==> run a <==
## module_mini_cpu
module module_mini_cpu(
    input clk,               
    input rst,               
    input power,             
    input send,              
    input [17:0] switches,   
    output wire [7:0] data,  
    output wire rs,          
    output wire rw,          
    output wire en,          
    output wire lcd_on,      
    output wire lcd_blon     
);
export LEC_CHECK = 0
export CAP_MARGIN = 15
export CORE_MARGIN = 2
export CORE_UTILIZATION = 68
export CTS_CLUSTER_SIZE = 41
export SETUP_SLACK_MARGIN = 3.39
export SLEW_MARGIN = 20
create_clock -name core_clock -period 14.4 [get_ports {clk}]
run.sh (not shown) runs the stock make flow with config.mk's settings and CLKGATE_MAP_FILE=.
==> inputs of run b, as changes to run a <==
CAP_MARGIN = 20   (was 15)
CELL_PAD_IN_SITES_DETAIL_PLACEMENT = 2   (was unset)
CORE_UTILIZATION = 47   (was 68)
CTS_CLUSTER_SIZE = 26   (was 41)
MAX_ROUTING_LAYER = met4   (was unset)
MIN_ROUTING_LAYER = met2   (was unset)
PLACE_DENSITY = 0.67   (was unset)
SETUP_SLACK_MARGIN = unset   (was 3.39)
==> flow/constraint.sdc (replaced) <==
create_clock -name core_clock -period 30.2 [get_ports {clk}]
set_input_delay 6.0400 -clock core_clock [delete_from_list [all_inputs] [get_ports {clk}]]
set_output_delay 6.0400 -clock core_clock [all_outputs]
set_load 0.01 [all_outputs]
==> inputs of run c, as changes to run a <==
CAP_MARGIN = 20   (was 15)
CELL_PAD_IN_SITES_GLOBAL_PLACEMENT = 2   (was unset)
CORE_ASPECT_RATIO = 0.62   (was unset)
CORE_UTILIZATION = 26   (was 68)
CTS_CLUSTER_SIZE = unset   (was 41)
GPL_ROUTABILITY_DRIVEN = 1   (was unset)
GPL_TIMING_DRIVEN = 0   (was unset)
MIN_ROUTING_LAYER = met2   (was unset)
PLACE_DENSITY_LB_ADDON = 0.25   (was unset)
SETUP_SLACK_MARGIN = 2.63   (was 3.39)
SLEW_MARGIN = 25   (was 20)
TNS_END_PERCENT = 25   (was unset)
==> flow/constraint.sdc (replaced) <==
create_clock -name core_clock -period 10.0 [get_ports {clk}]
set_input_delay 2.0000 -clock core_clock [delete_from_list [all_inputs] [get_ports {clk}]]
set_output_delay 2.0000 -clock core_clock [all_outputs]
set_load 0.01 [all_outputs]
==> summary of the runs <==
Against run a, the core utilization of run c is lower by 47 points. Against run a, the sequential share of layout area of run c is lower by 1.4 points. Cell count: run a is smaller than run c (22%). Of run a and run c, run c has the higher die size (gap about 60%, measured against run c). In synthesized cell count, run c and run a do not differ. Run a finished clean. Run b never finished: it broke off in 5_1_grt, error GRT-0116. Run c finished with negative setup slack left. Of run c and run a, run c has the higher total power (gap 60%, measured against run a). Of run a and run c, run c has the higher critical path depth (gap 5). In run c the non-clock buffer count is higher than in run a, by 137.
==> figures <==
                                                                               run c           run b                  run a
Run status                                                           failed layout checks  did not finish         finished clean
Last stage reached                                                                 -         5_1_grt                      -
Layout check failures                                           negative setup slack               -                      -
Non-clock buffer count in the final layout                                       436               -                    299
Crit Reg-Reg Endpoint                                          lcd_inst.line2[14][0]               -  lcd_inst.line2[13][2]
Detail Route met2 WL                                                        69.05 mm               -               59.04 mm
Combinational group share of total power                                       0.456               -                  0.479
Number of filler instances in the final layout                                 15548               -                   3488
Number of DRC markers in iteration 0                                            6546               -                   4031
Slowest stage delay, CP                                                      0.76 ns               -                0.53 ns
Number of cells on the worst reg-to-reg path                                      80               -                     75
Die height                                                             308.3 microns   291.4 microns          242.9 microns
Wire length on met3                                                         83.04 mm               -               13.77 mm
Sequential power share                                                         0.263               -                  0.292
Seq pwr                                                                    0.00194 W               -              0.00134 W
Clock buffer count                                                                71               -                     52
Max transition margin                                                         0.1560               -                 0.1853
Clock-pin transition on the worst setup and hold timing paths                0.06 ns               -                0.06 ns
First-pass detailed-route iteration total                                         13               -                      7

---

==> job 5578: inputs <==
module_mini_cpu again, from the RTL that the note above started with.
## module_mini_cpu
module module_mini_cpu(
    input clk,               
    input rst,               
    input power,             
    input send,              
    input [17:0] switches,   
    output wire [7:0] data,  
    output wire rs,          
    output wire rw,          
    output wire en,          
    output wire lcd_on,      
    output wire lcd_blon     
);
    localparam OFF        = 3'd0;
    localparam IDLE       = 3'd1;
    localparam FETCH      = 3'd2;
    localparam DECODE     = 3'd3;
    localparam EXECUTE    = 3'd4;
    localparam UPDATE_LCD = 3'd5;
    reg [2:0] state;
    reg system_on;
    reg prev_power;
    reg prev_send;
    reg [2:0] opcode;
    reg [3:0] dest_reg;
    reg [3:0] src1_reg;
    reg [3:0] src2_reg;
    reg [15:0] immediate;
    reg use_immediate;
    reg is_load;
    wire [15:0] mem_read_data1;
    wire [15:0] mem_read_data2;
    reg [3:0] mem_read_addr1;
    reg [3:0] mem_read_addr2;
    reg [3:0] mem_write_addr;
    reg [15:0] mem_write_data;
    reg mem_write_en;
    reg mem_reset;
    wire [15:0] alu_result;
    wire [15:0] alu_in_A;
    wire [15:0] alu_in_B;
    assign alu_in_A = mem_read_data1;
    assign alu_in_B = (use_immediate) ? immediate : mem_read_data2;
    reg lcd_update_en;
    wire [15:0] lcd_reg_value;
    memory mem_inst (
        .clk(clk),
        .reset(mem_reset),
        .read_reg1(mem_read_addr1),
        .read_reg2(mem_read_addr2),
        .write_reg(mem_write_addr),
  ...
Settings: LEC_CHECK=0, CAP_MARGIN=20, CELL_PAD_IN_SITES_GLOBAL_PLACEMENT=2, CORE_ASPECT_RATIO=1.08, CORE_MARGIN=2, CORE_UTILIZATION=26, GPL_ROUTABILITY_DRIVEN=1, GPL_TIMING_DRIVEN=0, MAX_ROUTING_LAYER=met4, MIN_ROUTING_LAYER=met2, PLACE_DENSITY_LB_ADDON=0.25, SETUP_SLACK_MARGIN=2.63, SLEW_MARGIN=35, TNS_END_PERCENT=25; clock period 10.0 ns.
==> job 8162: changes against job 5578 <==
==> flow/config.mk (replaced) <==
export PLATFORM = sky130hd
export DESIGN_NAME = module_mini_cpu
export DESIGN_NICKNAME = module_mini_cpu
export VERILOG_FILES = /design/flow/design.v
export SDC_FILE = /design/flow/constraint.sdc
export NUM_CORES = 4
export LEC_CHECK = 0
export ABC_AREA = 1
export CAP_MARGIN = 20
export CORE_MARGIN = 2
export CORE_UTILIZATION = 71
export CTS_CLUSTER_DIAMETER = 321
export CTS_CLUSTER_SIZE = 13
export PLACE_DENSITY_LB_ADDON = 0.02
export SETUP_SLACK_MARGIN = 2.81
export SLEW_MARGIN = 20
==> flow/constraint.sdc (replaced) <==
create_clock -name core_clock -period 16.3 [get_ports {clk}]
set_input_delay 3.2600 -clock core_clock [delete_from_list [all_inputs] [get_ports {clk}]]
set_output_delay 3.2600 -clock core_clock [all_outputs]
set_load 0.01 [all_outputs]
==> job 7305: changes against job 5578 <==
==> flow/config.mk (replaced) <==
export PLATFORM = sky130hd
export DESIGN_NAME = module_mini_cpu
export DESIGN_NICKNAME = module_mini_cpu
export VERILOG_FILES = /design/flow/design.v
export SDC_FILE = /design/flow/constraint.sdc
export NUM_CORES = 4
export LEC_CHECK = 0
export CAP_MARGIN = 10
export CELL_PAD_IN_SITES_GLOBAL_PLACEMENT = 3
export CORE_ASPECT_RATIO = 1.05
export CORE_MARGIN = 2
export CORE_UTILIZATION = 50
export CTS_CLUSTER_SIZE = 56
export GPL_ROUTABILITY_DRIVEN = 1
export GPL_TIMING_DRIVEN = 1
export MIN_ROUTING_LAYER = met2
export PLACE_DENSITY_LB_ADDON = 0.04
export SETUP_SLACK_MARGIN = 1.97
export SLEW_MARGIN = 20
==> flow/constraint.sdc (replaced) <==
create_clock -name core_clock -period 19.0 [get_ports {clk}]
set_input_delay 3.8000 -clock core_clock [delete_from_list [all_inputs] [get_ports {clk}]]
set_output_delay 3.8000 -clock core_clock [all_outputs]
set_load 0.01 [all_outputs]
==> summary of the runs <==
- Job 7305 did not get past 3_1_place_gp_skip_io with FLW-0024. Job 5578 produced a layout that fails on setup timing. Job 8162 finished clean.
- In flip-flop count, job 8162 and job 5578 do not differ.
- Against job 8162, the area after synthesis of job 7305 is higher by about 2.6%.
- Hold slack is about the same in job 5578 and job 8162.
- Against job 8162, the non-clock buffer count of job 5578 is higher by 339.
- Clock-buffer cell count is the same in job 8162 and job 5578.
- Critical path depth: job 8162 is higher than job 5578 (4).
- Of job 8162 and job 5578, job 8162 has the higher maximum frequency (gap about 12%, measured against job 5578).
- Between job 8162 and job 5578, the lower global-route usage is in job 5578 (gap 9.0 points).
==> figures <==
item	job 7305	job 5578	job 8162
Worst slew margin	-	30.9%	26.6%
Post-synthesis cell count from yosys	4093	4093	5055
Global-route wire length before repair	-	228000 µm	177000 µm
Area of the chip	79900 µm²	152000 µm²	55200 µm²
Detailed placer's ending HPWL	-	113000 µm	80500 µm
Run status	stopped before the end	finished with violations	complete, no violations
Failing step	3_1_place_gp_skip_io	-	-
Reasons for failing layout checks	-	setup timing	-
GRT met3 Usage	-	41.2%	10.3%
Met1 demand-to-capacity share in global routing	-	0%	54.2%
Number of cells on the critical path	-	84	88
Setup-violating endpoint count in the final report	-	37	0
Logic area	-	26700 µm²	22500 µm²
Minimum setup slack in the final design	-	-4.24 ns	3.59 ns
Multi-input gate share of total cell area	-	57.5%	56.8%
Final worst path period need	-	14.24 ns	12.71 ns
Transition at the pin with the smallest max-transition slack	-	1.03 ns	1.09 ns
Post-synthesis cell type count	104	104	75
Synthesized netlist cell count	4093	4093	5055
Power and IR drop assume default switching activity.
